the reference run:
==> flow/design.v (excerpt) <==
module iir_variable_filter
#(
    parameter DATA_IN_WIDTH  = 16,
    parameter DATA_OUT_WIDTH = 32,
    parameter TAP_WIDTH      = 16,
    parameter FF_TAP_COUNT   = 4,
    parameter FB_TAP_COUNT   = 3,
    parameter NUM_LP_FILTERS = 20
)
(
    input  wire                               clk,
    input  wire                               reset_n,
    input  wire        [8:0]                  filter_index,
    input  wire signed [DATA_IN_WIDTH-1:0]    data_in,
    output wire signed [DATA_OUT_WIDTH-1:0]   data_out
);
==> flow/config.mk <==
export PLATFORM = sky130hd
export DESIGN_NAME = iir_variable_filter
export DESIGN_NICKNAME = iir_variable_filter
export VERILOG_FILES = /design/flow/design.v
export SDC_FILE = /design/flow/constraint.sdc
export NUM_CORES = 4
export LEC_CHECK = 0
export ABC_AREA = 1
export CAP_MARGIN = 10
export CORE_ASPECT_RATIO = 1.11
export CORE_MARGIN = 2
export CORE_UTILIZATION = 72
export CTS_CLUSTER_SIZE = 10
export HOLD_SLACK_MARGIN = 0.29
export SLEW_MARGIN = 30
export TNS_END_PERCENT = 10
==> flow/constraint.sdc <==
create_clock -name core_clock -period 8.34 [get_ports {clk}]
set_input_delay 1.6680 -clock core_clock [delete_from_list [all_inputs] [get_ports {clk}]]
set_output_delay 1.6680 -clock core_clock [all_outputs]
set_load 0.01 [all_outputs]
run.sh (not shown) runs the stock make flow with config.mk's settings and CLKGATE_MAP_FILE=.
Completing all stages was not enough for the reference run: its layout failed the final checks because of negative setup slack.
For the trial run, these inputs were changed with respect to the reference run:
Settings: a change of CORE_UTILIZATION from 72 to 65; a deleted HOLD_SLACK_MARGIN that had been 0.29; a deleted CORE_ASPECT_RATIO that had been 1.11; a deleted TNS_END_PERCENT that had been 10; a deleted ABC_AREA that had been 1; a change of SLEW_MARGIN from 30 to 20; a change of CAP_MARGIN from 10 to 20; a deleted CTS_CLUSTER_SIZE that had been 10; a change of the clock period (ns, I/O delays scaled along) from 8.34 to 16.0.
--- outcome ---
The trial run reached the end of the flow, and the finished layout is clean on the timing, DRC and antenna checks. The trial run vs the reference run on aggregate routed wire length: the trial run is the lower one. Changes observed in the trial run relative to the reference run: starting DRC count in detailed routing shrank by about 50%; netlist area before placement moved up; number of design rule violations left after detail routing was more or less identical. The trial run ended up with IIR.y_delay[0][18] as its endpoint of the most critical setup path; the reference run ended up with IIR.y_delay[0][13]. The cell with the largest stage delay on the worst path comes out fa_1 in one run and o21ai_1 in the other, namely in the reference run and the trial run respectively.

---

v44:
iir_variable_filter again, from the RTL that the note above started with.
## iir_variable_filter
module iir_variable_filter
#(
    parameter DATA_IN_WIDTH  = 16,
    parameter DATA_OUT_WIDTH = 32,
    parameter TAP_WIDTH      = 16,
    parameter FF_TAP_COUNT   = 4,
    parameter FB_TAP_COUNT   = 3,
    parameter NUM_LP_FILTERS = 20
)
(
    input  wire                               clk,
    input  wire                               reset_n,
    input  wire        [8:0]                  filter_index,
    input  wire signed [DATA_IN_WIDTH-1:0]    data_in,
    output wire signed [DATA_OUT_WIDTH-1:0]   data_out
);
clock: 16.8 ns
lec_check: 0
cap_margin: 20
core_margin: 6
core_utilization: 49
gpl_timing_driven: 1
hold_slack_margin: 0.24
max_routing_layer: met4
min_routing_layer: met1
place_density_lb_addon: 0.0
setup_slack_margin: 3.56
slew_margin: 5
tns_end_percent: 25
Input changes introduced in v36 (baseline for comparison: v44):
# v44
export LEC_CHECK = 0
export CAP_MARGIN = 20
export CORE_MARGIN = 6
export CORE_UTILIZATION = 49
export GPL_TIMING_DRIVEN = 1
export HOLD_SLACK_MARGIN = 0.24
export MAX_ROUTING_LAYER = met4
export MIN_ROUTING_LAYER = met1
export PLACE_DENSITY_LB_ADDON = 0.0
export SETUP_SLACK_MARGIN = 3.56
export SLEW_MARGIN = 5
export TNS_END_PERCENT = 25
create_clock -name core_clock -period 16.8 [get_ports {clk}]
# v36
export LEC_CHECK = 0
export ABC_AREA = 1
export CAP_MARGIN = 15
export CORE_MARGIN = 2
export CORE_UTILIZATION = 72
export CTS_CLUSTER_DIAMETER = 235
export GPL_TIMING_DRIVEN = 1
export HOLD_SLACK_MARGIN = -0.05
export MAX_ROUTING_LAYER = met4
export MIN_ROUTING_LAYER = met1
export SLEW_MARGIN = 5
export TNS_END_PERCENT = 25
create_clock -name core_clock -period 9.66 [get_ports {clk}]
==> results <==
Cmp v36 and v44 / multi-input logic portion of the cell area / lower: v36
After detailed routing, v44 needs less wire than v36.
Re number of signal-net buffers in the layout: v36 is 140% up on v44.
The chip area reported for v36 is smaller than that of v44 by 35%.
Final core utilization: lower on v44
v36 vs v44 on total area of multi-input combinational cells: v36 is the lower one.
Against v44, v36 reports a width of the die that is lower.
STATUS run=v36 STAGES=ALL_DONE FINAL_CHECKS=FAILED CAUSE=setup timing
v44 vs v36, cell type of the slowest stage on the worst timing path: sky130_fd_sc_hd__a21oi_4 vs sky130_fd_sc_hd__fa_1
In the flow results for v36 and v44, the synthesis-to-layout area growth is larger on v36.
Going from v44 to v36, the area of the mapped netlist was found to have gone down by 0.62%.
#### Input delta (v17 over v36)
# v36
export LEC_CHECK = 0
export ABC_AREA = 1
export CAP_MARGIN = 15
export CORE_MARGIN = 2
export CORE_UTILIZATION = 72
export CTS_CLUSTER_DIAMETER = 235
export GPL_TIMING_DRIVEN = 1
export HOLD_SLACK_MARGIN = -0.05
export MAX_ROUTING_LAYER = met4
export MIN_ROUTING_LAYER = met1
export SLEW_MARGIN = 5
export TNS_END_PERCENT = 25
create_clock -name core_clock -period 9.66 [get_ports {clk}]
# v17
export LEC_CHECK = 0
export CAP_MARGIN = 20
export CORE_MARGIN = 2
export CORE_UTILIZATION = 65
export GPL_TIMING_DRIVEN = 1
export HOLD_SLACK_MARGIN = 0.24
export MAX_ROUTING_LAYER = met4
export MIN_ROUTING_LAYER = met1
export SLEW_MARGIN = 5
export TNS_END_PERCENT = 25
create_clock -name core_clock -period 11.3 [get_ports {clk}]
--- outcome ---
- Status v17: flow complete, layout not clean - setup timing
- Critical path depth is lower on v17
- Of v17 and v36, the run reporting the lower setup slack was v36.
- In the metrics for v17 and v36, the one carrying the higher area growth from synthesis to final layout is v36.
- Compare v17 and v36 | area after synthesis higher: v17
- Compared with v36, in v17 final design instance area without fill now smaller, wire length reported by the detailed router moved down, final weighted congestion of routability-driven global placement down 0.15, post-layout period usage of the worst path decreased by 12 points relative to the old numbers.
What v43 does differently from v17 at the input level:
# v17
export LEC_CHECK = 0
export CAP_MARGIN = 20
export CORE_MARGIN = 2
export CORE_UTILIZATION = 65
export GPL_TIMING_DRIVEN = 1
export HOLD_SLACK_MARGIN = 0.24
export MAX_ROUTING_LAYER = met4
export MIN_ROUTING_LAYER = met1
export SLEW_MARGIN = 5
export TNS_END_PERCENT = 25
create_clock -name core_clock -period 11.3 [get_ports {clk}]
# v43
export LEC_CHECK = 0
export CAP_MARGIN = 20
export CORE_MARGIN = 2
export CORE_UTILIZATION = 40
export SLEW_MARGIN = 20
create_clock -name core_clock -period 15.0 [get_ports {clk}]
==> comparison <==
The layout from v17, despite a flow that completed every stage, fails the layout checks, with the failing checks listed as setup timing.
Both conditions hold for v43: the flow ran to the end and the final layout passed the timing, DRC and antenna checks.
Compared with v17, v43 shows count of standard-cell rows that has gone up by more than a quarter.
Compared to v17, v43 has total global-route track usage 19 points lower.
Utilization after layout ended up 29 points lower on v43 than on v17.
In the flow results for v17 and v43, the area overhead of the layout relative to synthesis is larger on v17.
Looking only at fraction of the cycle the final worst path needs, and setting everything else aside, the lower value of v17 and v43 goes to v43.
Edits applied to the flow inputs when going from v43 to v31:
# v43
export LEC_CHECK = 0
export CAP_MARGIN = 20
export CORE_MARGIN = 2
export CORE_UTILIZATION = 40
export SLEW_MARGIN = 20
create_clock -name core_clock -period 15.0 [get_ports {clk}]
# v31
export LEC_CHECK = 0
export CAP_MARGIN = 40
export CORE_ASPECT_RATIO = 0.5
export CORE_MARGIN = 4
export CORE_UTILIZATION = 63
export CTS_CLUSTER_DIAMETER = 393
export CTS_CLUSTER_SIZE = 98
export HOLD_SLACK_MARGIN = 0.25
export SLEW_MARGIN = 20
export TNS_END_PERCENT = 40
create_clock -name core_clock -period 15.0 [get_ports {clk}]
Results
Re max-slew violation total from the final report: no difference whatsoever between v31 and v43.
Against v43 as the reference, v31 delivers a higher horizontal die size.
v43 → v31: tally of filler cells in the layout fell by 51%, number of global-route vias before repair rose by about 1.3%.
Data arrival time of the worst path: v31 and v43 compared, higher one is v31
v31 against v43: clock-buffer cell count lost 2, final critical path time including I/O delays and setup picked up an extra 0.090 ns, met1 usage in global routing picked up an extra 22 points.
The following lists how v18 was set up differently from v31:
# v31
export LEC_CHECK = 0
export CAP_MARGIN = 40
export CORE_ASPECT_RATIO = 0.5
export CORE_MARGIN = 4
export CORE_UTILIZATION = 63
export CTS_CLUSTER_DIAMETER = 393
export CTS_CLUSTER_SIZE = 98
export HOLD_SLACK_MARGIN = 0.25
export SLEW_MARGIN = 20
export TNS_END_PERCENT = 40
create_clock -name core_clock -period 15.0 [get_ports {clk}]
# v18
export LEC_CHECK = 0
export CAP_MARGIN = 20
export CORE_MARGIN = 2
export CORE_UTILIZATION = 68
export SLEW_MARGIN = 20
create_clock -name core_clock -period 6.81 [get_ports {clk}]
==> comparison <==
- The flow for v18 finished, though final verification flagged setup timing.
- v18 vs v31, slowest stage cell on the critical path: sky130_fd_sc_hd__or4_4 vs sky130_fd_sc_hd__xnor2_2
- Going from v31 to v18, post-route worst setup slack decreased by 5.53 ns relative to the old numbers; final routed wirelength across all metal layers increased by 0.92% relative to the old numbers.
- Total number of nets in the final design in v18 is about 5% above v31.
